==> run a <==
==> flow/design.v <==
module tpumac
 #(parameter BITS_AB=8,
   parameter BITS_C=16)
  (
   input clk, rst_n, WrEn, en,
   input signed [BITS_AB-1:0] Ain,
   input signed [BITS_AB-1:0] Bin,
   input signed [BITS_C-1:0] Cin,
   output reg signed [BITS_AB-1:0] Aout,
   output reg signed [BITS_AB-1:0] Bout,
   output reg signed [BITS_C-1:0] Cout
  );
  reg signed [BITS_C-1:0] Mult;
  reg [BITS_C-1:0] Adder, CMux;
  assign Mult = Ain * Bin;
  assign Adder = Mult + Cout;
  assign CMux = WrEn ? Cin : Adder;
  always@(posedge clk, negedge rst_n) begin
	if (!rst_n) begin
		Aout <= '0;
		Bout <= '0;
		Cout <= '0;
	end
	else if (en) begin
		Aout <= Ain;
		Bout <= Bin;
		Cout <= CMux;
	end
  end
endmodule
==> flow/run.sh <==
#!/bin/bash
# the make line also repeats each setting of config.mk as NAME=value (left out here)
make -C /OpenROAD-flow-scripts/flow DESIGN_CONFIG=/design/flow/config.mk WORK_HOME=/design/flow/orfs CLKGATE_MAP_FILE= finish
==> flow/config.mk <==
export PLATFORM = sky130hd
export DESIGN_NAME = tpumac
export DESIGN_NICKNAME = tpumac
export VERILOG_FILES = /design/flow/design.v
export SDC_FILE = /design/flow/constraint.sdc
export NUM_CORES = 4
export LEC_CHECK = 0
export CAP_MARGIN = 20
export CELL_PAD_IN_SITES_DETAIL_PLACEMENT = 2
export CELL_PAD_IN_SITES_GLOBAL_PLACEMENT = 1
export CORE_MARGIN = 2
export CORE_UTILIZATION = 30
export CTS_CLUSTER_DIAMETER = 246
export CTS_CLUSTER_SIZE = 66
export GPL_ROUTABILITY_DRIVEN = 1
export GPL_TIMING_DRIVEN = 0
export PLACE_DENSITY = 0.77
export SLEW_MARGIN = 20
export TNS_END_PERCENT = 60
==> flow/constraint.sdc <==
create_clock -name core_clock -period 3.67 [get_ports {clk}]
set_input_delay 0.7340 -clock core_clock [delete_from_list [all_inputs] [get_ports {clk}]]
set_output_delay 0.7340 -clock core_clock [all_outputs]
set_load 0.01 [all_outputs]
==> inputs of run b, as changes to run a <==
- ABC_AREA: default -> 1
- CELL_PAD_IN_SITES_DETAIL_PLACEMENT: 2 -> default
- CELL_PAD_IN_SITES_GLOBAL_PLACEMENT: 1 -> default
- CTS_CLUSTER_DIAMETER: 246 -> 297
- CTS_CLUSTER_SIZE: 66 -> 95
- GPL_ROUTABILITY_DRIVEN: 1 -> default
- GPL_TIMING_DRIVEN: 0 -> default
- PLACE_DENSITY: 0.77 -> default
- SETUP_SLACK_MARGIN: default -> 1.05
- TNS_END_PERCENT: 60 -> default
==> inputs of run c, as changes to run a <==
- CELL_PAD_IN_SITES_DETAIL_PLACEMENT: 2 -> default
- CELL_PAD_IN_SITES_GLOBAL_PLACEMENT: 1 -> default
- CORE_UTILIZATION: 30 -> 40
- CTS_CLUSTER_DIAMETER: 246 -> default
- CTS_CLUSTER_SIZE: 66 -> default
- GPL_ROUTABILITY_DRIVEN: 1 -> default
- GPL_TIMING_DRIVEN: 0 -> default
- PLACE_DENSITY: 0.77 -> default
- SETUP_SLACK_MARGIN: default -> 0.62
- TNS_END_PERCENT: 60 -> default
==> flow/constraint.sdc (replaced) <==
create_clock -name core_clock -period 5.09 [get_ports {clk}]
set_input_delay 1.0180 -clock core_clock [delete_from_list [all_inputs] [get_ports {clk}]]
set_output_delay 1.0180 -clock core_clock [all_outputs]
set_load 0.01 [all_outputs]
==> results <==
quantity                                                                                    run b                run c                       run a
Status                                                                 complete, but fails checks       finished clean  complete, but fails checks
Reasons for failing layout checks                                                    setup timing                    -                setup timing
Final critical-path setup slack                                                         -0.792 ns             0.294 ns                    -1.39 ns
Met2 Wirelength                                                                           6.38 mm              5.48 mm                     8.80 mm
Weighted congestion at the end of routability-driven global placement                       0.876                0.824                       0.793
Final WL                                                                                  12.6 mm              9.88 mm                     15.2 mm
Setup fix buffers added after clock tree synthesis                                             12                    4                          10
First-pass GRT wire length                                                                20.8 mm              16.5 mm                     22.3 mm
Worst R2R Setup Slack                                                                    -0.51 ns              0.72 ns                    -0.97 ns
Area share of the largest cell type after synthesis                                         31.8%                34.0%                       34.0%
Worst clock skew                                                                       0.00702 ns           0.00579 ns                  0.00136 ns
Wire length on met1                                                                       5.58 mm              3.97 mm                     5.41 mm
AND-OR/OR-AND Cells, Area Fraction                                                          5.57%                6.58%                       6.58%
Violation count after the first detailed-routing iteration                                    139                   76                          95
Placed cell count                                                                             854                  647                         650
Pin slew with the least headroom to its limit                                            0.800 ns              1.02 ns                    0.729 ns
Startpoint of the worst register-to-register path                             Cout[6]$_DFFE_PN0P_  Cout[4]$_DFFE_PN0P_         Cout[6]$_DFFE_PN0P_
Inverter tally of the final layout excluding the clock network                                124                   75                          75
Mean instance size in the synthesized netlist                                            7.91 µm²             10.3 µm²                    10.3 µm²
Worst Setup SP                                                                             Ain[0]               Ain[0]                      Bin[0]

* * *

==> run Z <==
RTL: the design.v shown in full above, as it stands there.
==> flow/config.mk <==
export PLATFORM = sky130hd
export DESIGN_NAME = tpumac
export DESIGN_NICKNAME = tpumac
export VERILOG_FILES = /design/flow/design.v
export SDC_FILE = /design/flow/constraint.sdc
export NUM_CORES = 4
export LEC_CHECK = 0
export CAP_MARGIN = 20
export CORE_MARGIN = 2
export CORE_UTILIZATION = 40
export CTS_CLUSTER_DIAMETER = 394
export CTS_CLUSTER_SIZE = 99
export SETUP_SLACK_MARGIN = -0.22
export SLEW_MARGIN = 20
==> flow/constraint.sdc <==
create_clock -name core_clock -period 5.2 [get_ports {clk}]
set_input_delay 1.0400 -clock core_clock [delete_from_list [all_inputs] [get_ports {clk}]]
set_output_delay 1.0400 -clock core_clock [all_outputs]
set_load 0.01 [all_outputs]
run.sh (not shown) runs the stock make flow with config.mk's settings and CLKGATE_MAP_FILE=.
==> run D (differences from run Z) <==
==> flow/config.mk (replaced) <==
export PLATFORM = sky130hd
export DESIGN_NAME = tpumac
export DESIGN_NICKNAME = tpumac
export VERILOG_FILES = /design/flow/design.v
export SDC_FILE = /design/flow/constraint.sdc
export NUM_CORES = 4
export LEC_CHECK = 0
export ABC_AREA = 1
export CAP_MARGIN = 20
export CORE_ASPECT_RATIO = 0.52
export CORE_MARGIN = 10
export CORE_UTILIZATION = 40
export CTS_CLUSTER_SIZE = 34
export GPL_ROUTABILITY_DRIVEN = 1
export HOLD_SLACK_MARGIN = 0.19
export PLACE_DENSITY_LB_ADDON = 0.12
export SLEW_MARGIN = 20
export TNS_END_PERCENT = 60
==> reports/README.md <==
| Stage | Item | Reported |
| --- | --- | --- |
| status | Status | no timing/DRC/antenna violations |
| layout | Post-route non-filler standard cell count | 825 |
| worst setup path | Register-to-Register Path Depth | 20 |
| layout | Synthesis-to-layout area growth | 34.6% |
| sta | Number of setup violations in the final report | 0 |
That was run D.
==> reports/README.md <==
| Stage | Item | Reported |
| --- | --- | --- |
| status | Layout check failures | negative setup slack |
| routing | Total wire length | 8.96 mm |
| sta | Final worst slack | -12.3 ps |
| min path | Hold Path Sink | Aout[3]$_DFFE_PN0P_ |
| worst setup path | Register-to-Register Path Depth | 16 |
| worst setup path | Launch point of the worst reg-to-reg path | Cout[6]$_DFFE_PN0P_ |
| sta | Number of setup violations in the final report | 2 |
| status | Status | finished with violations |
That was run Z.
